==> inputs of 09-06 <==
==> flow/design.v <==
`timescale 1ns / 1ps
module checkfr_fsm(
    input [31:0] num_in,
    input clk, rst, r_i,
    output res,
    output reg r_o
    );
    reg [4:0] lst;
    reg [4:0] iter;
    reg res_rg;
    reg [1:0] state;
    reg [31:0] num;
    always@(posedge clk)
    begin
        if(rst)
            state <= 2'b00;
        else
        case(state)
        2'b00: if(r_i)
            begin
                lst <= 5'b11111;
                iter <= 0;
                res_rg <= 0;
                num <= num_in;
                state <= 2'b01;
            end
        2'b01:
            begin
                for(iter = 0; iter <= 22; iter = iter + 1)
                begin
                    if (lst == 5'b11111 && num[iter])
                        lst = iter;
                    else
                        lst = lst;
                end
                state <= 2'b10;
            end
        2'b10:
            begin
                if (num[30:23] > 7'b1111111)
                begin
                   res_rg = num[31] || ((22-(num[30:23]-7'b1111111)) >= lst) && (lst!=5'b11111);
                end
                else
                begin
                    res_rg = 1;
                end
                state <= 2'b00;
            end
        default:
            state <= 2'b00;
        endcase
    end
    always@(posedge clk)
    begin
        if(rst)
            r_o <= 0;
        else if(state == 2'b10)
            r_o <= 1;
        else
            r_o <= 0;
    end
    assign res = res_rg;
endmodule
`timescale 1ns / 1ps
module sum_fsm(
    input clk, rst, r_i,
    input [31:0] a, b,
    output [31:0] res,
    output reg r_o
    );
    reg [3:0] state;
    reg [31:0] mx;
    reg [31:0] mn;
    reg [24:0] mant;
    reg [22:0] mant_res;
    reg [8:0] exp;
    reg [4:0] carry;
    reg [4:0] iter;
    reg [31:0] res_reg;
    always@(posedge clk)
    begin
        if(rst)
            state <= 3'b000;
        else
        case(state)
            3'b000:
            begin
                state <= 3'b001;
                mx <= 0;
                mn <= 0;
                mant_res <= 0;
                mant <= 0;
                exp <= 0;
                carry <= 0;
                iter <= 0;
                res_reg <= 0;
            end
            3'b001: if(r_i)
            begin
                mx = (a[30:23] > b[30:23]) ? a : (((a[30:23] == b[30:23])) ? (a[22:0] > b[22:0] ? a : b) : b );
                mn = (a == mx) ? b : a;
                state <= 3'b010;
            end
            3'b010:
            begin
                mant <= (mx[31]^mn[31]) ? {1'b1, mx[22:0]} - ({1'b1, mn[22:0]} >> (mx[30:23]-mn[30:23])): {1'b1, mx[22:0]}+({1'b1, mn[22:0]} >> (mx[30:23]-mn[30:23]));
                state <= 3'b011;
            end
            3'b011:
            begin
                for(iter = 0; iter <= 24; iter = iter + 1)
                begin
                    if(mant[iter])
                        carry = iter;
                    else
                        carry = carry;
                end
                state <= 3'b100;
            end
            3'b100:
            begin
                mant_res <= mant[24] ? (mant >> 1) : (mant << (23-carry)); 
                state <= 3'b101;
            end
            3'b101:
            begin
                exp <= mx[30:23]+carry-5'b10111;
                state <= 3'b110;
            end
            3'b110:
            begin
                res_reg <= mx[31] ? {1'b1, exp[7:0], mant_res} : {1'b0, exp[7:0], mant_res};
                state <= 3'b111;
            end
            3'b111:
                state <= 3'b000;
            default:
                state <= 3'b000;
        endcase
    end
    always@(posedge clk)
    begin
        if(rst)
            r_o <= 0;
        else
        case(state)
            3'b000: r_o <= 0;
            3'b111: r_o <= 1;
        endcase
    end
    assign res = res_reg;
endmodule
`timescale 1ns / 1ps
module del_fsm(
    input [31:0] n, x,
    input clk, rst, r_i,
    output [31:0] res,
    output reg r_o
    );
    reg [24:0] divisible;
    reg [24:0] divider;
    reg [7:0] divs_exp;
    reg [7:0] divd_exp;
    reg divd_fb;
    reg divs_fb;
    reg [4:0] state;
    reg [4:0] iter;
    reg [23:0] mant_res;
    reg [24:0] reminder;
    reg [4:0] carry;
    reg [4:0] carry_sh;
    reg [8:0] exp;
    reg [31:0] res_reg;
    always@(posedge clk)
    begin
        if(rst)
            state <= 5'b00000;
        else
        case(state)
            5'b00000:
            begin
                divisible <= 0;
                divider <= 0;
                divs_exp <= 0;
                divd_exp <= 0;
                divd_fb <= 0;
                divs_fb <= 0;
                iter <= 0;
                mant_res <= 0;
                reminder <= 0;
                carry <= 0;
                res_reg <= 0;
                state <= 5'b00001;
            end
            5'b00001: if(r_i)
            begin
                divisible <= {1'b1, n[22:0]};
                divider <= {1'b1, x[22:0]};
                divs_exp <= n[30:23];
                divd_exp <= x[30:23];
                divd_fb <= n[31];
                divs_fb <= x[31];
                state <= 5'b00010;
            end
            5'b00010:
            begin
                if(divisible >= divider)
                begin
                    divisible <= divisible-divider;
                    mant_res <= mant_res +1'b1;
                    state <= 5'b00010;
                end
                else
                begin
                    reminder <= divisible;
                    state <= 5'b00011;
                end
            end
            5'b00011:
            begin
                reminder <= reminder << 1;
                state <= 5'b00100;
            end
            5'b00100:
            begin
                if(!mant_res[23])
                    state <= 5'b00101;
                else
                    state <= 5'b01010;  
            end
            5'b00101:
            begin
                if(reminder < divider)
                begin
                    mant_res <= mant_res << 1;
                    reminder <= reminder << 1;
                    state <= 5'b01001;
                end
                else
                    state <= 5'b00110;
            end
            5'b00110:
            begin
                mant_res <= (mant_res << 1) + 1'b1;
                state <= 5'b00111;
            end
            5'b00111:
            begin
                reminder <= reminder - divider;
                state <= 5'b01000;
            end
            5'b01000:
            begin
                reminder <= reminder << 1;
                state <= 5'b01001;
            end
            5'b01001:
            begin
                if(iter < 22)
                begin
                    iter <= iter + 1;
                    state <= 5'b00100;
                end
                else
                begin
                    state <= 5'b01010;
                    iter <= 0;
                end
            end
            5'b01010:  
            begin
                if(iter <= 23)
                    state <= 5'b01011;
                else
                    state <= 5'b01100;
            end
            5'b01011:
            begin
                if(mant_res[iter])
                begin
                    carry <= iter;
                    state <= 5'b01101;
                end
                else
                    state <= 5'b01101;
            end
            5'b01101:
            begin
                iter <= iter + 1;
                state <= 5'b01010;
            end
            5'b01100:
            begin
                carry_sh <= 23 - carry;
                state <= 5'b01110;
            end
            5'b01110:
            begin
                mant_res <= mant_res << carry_sh;
                state <= 5'b01111;
            end
            5'b01111:
            begin
                exp <= {1'b0,divs_exp}+7'b1111111-{1'b0,divd_exp};
                state <= 5'b10000;
            end
            5'b10000:
            begin
                res_reg <= {divs_fb^divd_fb, exp[7:0]-5'b10111+carry, mant_res[22:0]};
                state <= 5'b10001;
            end
            5'b10001:
            begin
                state <= 5'b00000;
            end
            default:
                state <= 5'b00000;
        endcase
    end
    always@(posedge clk)
    begin
        if(rst)
            r_o <= 0;
        else if(state == 5'b10001)
            r_o <= 1;
        else
            r_o <= 0;
    end    
    assign res = res_reg;
endmodule
`timescale 1ns / 1ps
module pow2_fsm(
    input [31:0] x,  
    input clk,
    input rst,
    input r_i,
    output [31:0] res,
    output err,
    output reg r_o
    );
    reg [8:0] exp_in;
    reg [22:0] mant_in;
    reg fb;
    reg [8:0] exp;
    reg [47:0] mant;
    reg [22:0] mant_res;
    reg [2:0] state;
    reg [31:0] res_reg;
    reg over;
    always@(posedge clk)
    begin
        if(rst)
            state <= 3'b000;
        else
        case(state)
        3'b000: if(r_i)
        begin
            exp_in <= x[30:23];
            mant_in <= x[22:0];
            fb <= x[31];
            exp <= 0;
            mant <= 0;
            mant_res <= 0;
            over <= 0;
            res_reg <= 0;
            state <= 3'b001;
        end
        3'b001:
        begin
            mant <= {1'b1,mant_in}*{1'b1,mant_in};
            state <= 3'b010;
        end
        3'b010:
        begin
            mant_res <= mant[47] ? mant[46:24] : mant[45:23];  
            state <= 3'b011;
        end
        3'b011:
        begin
            exp <= {1'b0,exp_in}+{1'b0,exp_in}-9'b001111111+mant[47];
            state <= 3'b100;
        end
        3'b100:
        begin
            res_reg = {1'b0, exp[7:0], mant_res};
            over = exp_in[7] ? {exp_in, mant_in} > res_reg[30:0] : {exp_in, mant_in} < res_reg[30:0];
            state <= 3'b101;
        end
        3'b101:
        begin
            state <= 3'b000;
        end
        default:
            state <= 3'b000;
        endcase
    end
    always@(posedge clk)
    begin
        if(rst)
            r_o <= 0;
        else if(state == 3'b101)
            r_o <= 1;
        else
            r_o <= 0;
    end
    assign res = res_reg;
    assign err = over;
endmodule
`timescale 1ns / 1ps
module fsm(
    input [15:0] dataIn,
    input R_I,
    input reset,
    input clk,
    output reg r_o,
    output reg [1:0] err,
    output [31:0] dataOut,
    output ready
    );
    reg [3:0] state;
    reg [31:0] reg_x;
    reg [31:0] reg_n;
    reg [31:0] counter;
    reg [31:0] step1;
    reg [31:0] step2;
    reg fr_i;
    reg fr_flag;
    wire fr_o;
    wire fr_res;
    reg incr_i;
    reg incr_flag;
    wire incr_o;
    wire [31:0] inc_res;
    reg sm_ri;
    reg sm_flag;
    wire sm_ro;
    wire [31:0] sm_res;
    reg dl_ri;
    reg dl_flag;
    wire dl_ro;
    wire [31:0] dl_res;
    reg pw_ri;
    reg pw_flag;
    wire pw_ro;
    wire pw_err;
    wire [31:0] pw_res;
    always@(posedge clk)
    begin
        if(reset)
        begin
            state <= 0;
            fr_i <= 0;
            incr_i <= 0;
            sm_ri <= 0;
            dl_ri <= 0;
            pw_ri <= 0;
        end
        else
        begin
            case(state)
                4'b0000:
                begin
                    reg_x <= 0;
                    reg_n <= 0;
                    counter <= 0;
                    err <= 0;
                    state <= 4'b0001;
                    fr_i <= 0;
                    fr_flag <= 1;
                    incr_i <= 0;
                    incr_flag <= 1;
                    sm_ri <= 0;
                    sm_flag <= 1;
                    dl_ri <= 0;
                    dl_flag <= 1;
                    pw_ri <= 0;
                    pw_flag <= 1;
                end
                4'b0001: if(R_I)
                begin
                    reg_x[31:16] <= dataIn;
                    state <= 4'b0010;
                end
                4'b0010: if(R_I)
                begin
                    reg_x[15:0] <= dataIn;
                    if ({reg_x[31:16], dataIn} == 0)
                    begin 
                        err <= 2'b11;
                        state <= 4'b1110;
                    end
                    else
                        state <= 4'b0011;    
                end
                4'b0011: if(R_I)
                begin
                    reg_n[31:16] <= dataIn;
                    state <= 4'b0100;
                end
                4'b0100: if(R_I)
                begin
                    reg_n[15:0] <= dataIn;
                    state <= 4'b1100;
                end
                4'b1100:  
                begin
                    if(fr_o)
                    begin
                        if(fr_res)
                        begin
                            err <= 2'b10;
                            reg_x <= 0;
                            fr_flag <= 1;
                            state <= 4'b1110;
                        end
                        else
                        begin
                            fr_flag <= 1;
                            state <= 4'b1101;
                        end
                    end
                    else
                    begin
                        if(fr_flag)
                        begin
                            fr_i <= 1;
                            fr_flag <= 0;
                        end
                        else
                            fr_i <= 0;
                   end
                end
                4'b1101:
                begin
                    state <= 4'b0101;
                end
                4'b0101:  
                begin
                    if(incr_o)
                    begin
                        counter <= inc_res;
                        if (inc_res[30:23]>reg_n[30:23] ? 1 : (inc_res[30:23]==reg_n[30:23] ? inc_res[22:0]>=reg_n[22:0] : 0))
                        begin
                            state <= 4'b0000;
                            incr_flag <= 1;
                        end
                        else
                        begin
                            incr_flag <= 1;
                            state <= 4'b0110;
                        end
                    end
                    else
                    begin
                        if(incr_flag)
                        begin
                            incr_i <= 1;
                            incr_flag <= 0;
                        end
                        else
                            incr_i <= 0;
                    end    
                end
                4'b0110:  
                begin
                    if(pw_ro)
                    begin
                        if (pw_err)
                        begin
                            err <= 2'b01;
                            reg_x <= 0;
                            state <= 4'b1110;
                            pw_flag <= 1;
                        end
                        else
                        begin
                            pw_flag <= 1;
                            step1 <= pw_res;
                            state <= 4'b0111;
                        end
                    end
                    else
                    begin
                        if(pw_flag)
                        begin
                            pw_ri <= 1;
                            pw_flag <= 0;
                        end
                        else
                            pw_ri <= 0;
                    end
                end
                4'b0111:  
                begin
                    if(dl_ro)
                    begin
                        dl_flag <= 1;
                        step2 <= dl_res;
                        state <= 4'b1000;
                    end
                    else
                    begin
                        if(dl_flag)
                        begin
                            dl_ri <= 1;
                            dl_flag <= 0;
                        end
                        else
                            dl_ri <= 0;
                   end
                end
                4'b1000:  
                begin
                    if(sm_ro)
                    begin
                        sm_flag <= 1;
                        reg_x <= sm_res;
                        state <= 4'b1110;
                    end
                    else
                    begin
                        if(sm_flag)
                        begin
                            sm_ri <= 1;
                            sm_flag <= 0;
                        end
                        else
                            sm_ri <= 0;
                    end
                end
                4'b1110:  
                begin
                    if(err==0)
                        state <= 4'b0101;
                    else
                        state <= 4'b0000;
                end
            endcase 
        end
    end
    always@(posedge clk)
    begin
        if(reset)
            r_o <= 0;
        else
        case(state)
            4'b0000: r_o <= 0;
            4'b0101: r_o <= 0;
            4'b1110: r_o <= 1;
            4'b1101: r_o <= 1;
        endcase
    end
    assign dataOut = reg_x;
    assign ready = (state == 4'b0001) || (state == 4'b0010) ||
                   (state == 4'b0011) || (state == 4'b0100);
    checkfr_fsm FR(
        .clk(clk),
        .rst(reset),
        .r_i(fr_i),
        .num_in(reg_n),
        .res(fr_res),
        .r_o(fr_o)
    );
    sum_fsm INCR(
        .clk(clk),
        .rst(reset),
        .r_i(incr_i),
        .r_o(incr_o),
        .a(counter),
        .b(32'b00111111100000000000000000000000),
        .res(inc_res)
    );
    sum_fsm SM(
        .clk(clk),
        .rst(reset),
        .r_i(sm_ri),
        .r_o(sm_ro),
        .a(step1),
        .b(step2),
        .res(sm_res)
    );
    pow2_fsm PW(
        .clk(clk),
        .rst(reset),
        .r_i(pw_ri),
        .r_o(pw_ro),
        .x(reg_x),
        .err(pw_err),
        .res(pw_res)
    );
    del_fsm DL(
        .clk(clk),
        .rst(reset),
        .r_i(dl_ri),
        .r_o(dl_ro),
        .n(reg_n),
        .x(reg_x),
        .res(dl_res)
    );
endmodule
==> flow/run.sh <==
#!/bin/bash
# the make line also repeats each setting of config.mk as NAME=value (left out here)
make -C /OpenROAD-flow-scripts/flow DESIGN_CONFIG=/design/flow/config.mk WORK_HOME=/design/flow/orfs CLKGATE_MAP_FILE= finish
==> flow/config.mk <==
export PLATFORM = sky130hd
export DESIGN_NAME = fsm
export DESIGN_NICKNAME = fsm
export VERILOG_FILES = /design/flow/design.v
export SDC_FILE = /design/flow/constraint.sdc
export NUM_CORES = 4
export LEC_CHECK = 0
export ABC_AREA = 1
export CAP_MARGIN = 20
export CORE_MARGIN = 2
export CORE_UTILIZATION = 68
export CTS_CLUSTER_SIZE = 99
export SETUP_SLACK_MARGIN = 4.02
export SLEW_MARGIN = 20
export TNS_END_PERCENT = 15
==> flow/constraint.sdc <==
create_clock -name core_clock -period 13.8 [get_ports {clk}]
set_input_delay 2.7600 -clock core_clock [delete_from_list [all_inputs] [get_ports {clk}]]
set_output_delay 2.7600 -clock core_clock [all_outputs]
set_load 0.01 [all_outputs]
==> 02-17: changes against 09-06 <==
- ABC_AREA: 1 -> 0
- CORE_UTILIZATION: 68 -> 72
- CTS_CLUSTER_DIAMETER: default -> 194
- CTS_CLUSTER_SIZE: 99 -> 23
- GPL_TIMING_DRIVEN: default -> 1
- PLACE_DENSITY: default -> 0.64
- SETUP_SLACK_MARGIN: 4.02 -> default
- SLEW_MARGIN: 20 -> 35
- TNS_END_PERCENT: 15 -> default
==> flow/constraint.sdc (replaced) <==
create_clock -name core_clock -period 7.01 [get_ports {clk}]
set_input_delay 1.4020 -clock core_clock [delete_from_list [all_inputs] [get_ports {clk}]]
set_output_delay 1.4020 -clock core_clock [all_outputs]
set_load 0.01 [all_outputs]
==> impl_metrics.tcl <==
# place-and-route summary
set metrics [dict create \
    antenna_found_initial 3 \
    fin_ws_ns -0.611 \
    top_area_share_pct 36.5 \
    critPathBufInv 6 \
    logic_gate_count 4323 \
    so.violations "setup timing" \
    path_max_fanout 4 \
    setup_viol 23 \
    status "failed layout checks" \
    muxShareOfSynthArea_pct 5.18 \
    power.switching_w 0.00290 \
]
-- figures above: 02-17

==> impl_metrics.tcl <==
# place-and-route summary
set metrics [dict create \
    status "no timing/DRC/antenna violations" \
    critPathBufInv 10 \
    power.switching_w 0.00188 \
    path_max_fanout 26 \
    top_area_share_pct 36.9 \
    antenna_found_initial 1 \
]
-- figures above: 09-06



==> run R: inputs <==
// fsm: RTL as listed in full above, without the edits since
Settings: LEC_CHECK=0, CAP_MARGIN=20, CORE_MARGIN=3, CORE_UTILIZATION=40, SLEW_MARGIN=0; clock period 10.0 ns.
run.sh (not shown) runs the stock make flow with config.mk's settings and CLKGATE_MAP_FILE=.
==> run Z (differences from run R) <==
- ABC_AREA: unset -> 1
- CORE_MARGIN: 3 -> 2
- CORE_UTILIZATION: 40 -> 71
- CTS_CLUSTER_SIZE: unset -> 21
- PLACE_DENSITY_LB_ADDON: unset -> 0.07
- SLEW_MARGIN: 0 -> 20
==> flow/constraint.sdc (replaced) <==
create_clock -name core_clock -period 6.23 [get_ports {clk}]
set_input_delay 1.2460 -clock core_clock [delete_from_list [all_inputs] [get_ports {clk}]]
set_output_delay 1.2460 -clock core_clock [all_outputs]
set_load 0.01 [all_outputs]
==> run D (differences from run R) <==
- CORE_ASPECT_RATIO: unset -> 0.58
- PLACE_DENSITY_LB_ADDON: unset -> 0.17
- SLEW_MARGIN: 0 -> 25
==> results.txt <==
The flow run is done. The chip occupies 171,000 sq um. The flow ran to the end and the layout has no timing, DRC or antenna violations. Fraction of area in registers landed at 35.2%.

In this run the horizontal extent of the chip is 541 um. Maximum VDD drop landed at 0.000121 V. The first global-routing pass estimated 305,000 um of wire.
-- figures above: run D

==> results.txt <==
The flow run is done. The run finished, with violations left. The run did not pass the layout checks because of negative setup slack. Count of final setup violators landed at 52.

The first global-routing pass estimated 320,000 um of wire. Least setup slack across all paths after layout landed at -2.24 ns. Fraction of area in registers landed at 32.6%. Buffers inserted during post-CTS setup optimization landed at 273. TritonCTS sink count landed at 874.
-- figures above: run Z

==> results.txt <==
The flow run is done. Die area landed at 171,000 sq um. In this run the horizontal extent of the chip is 413 um. Fraction of area in registers landed at 35.2%. Met2 track demand over resource landed at 32.5%. The flow ran to the end and the layout has no timing, DRC or antenna violations.

The script extracted a net switching power of 2.35 mW. Maximum VDD drop landed at 0.000135 V.
-- figures above: run R

Power and IR drop assume default switching activity.
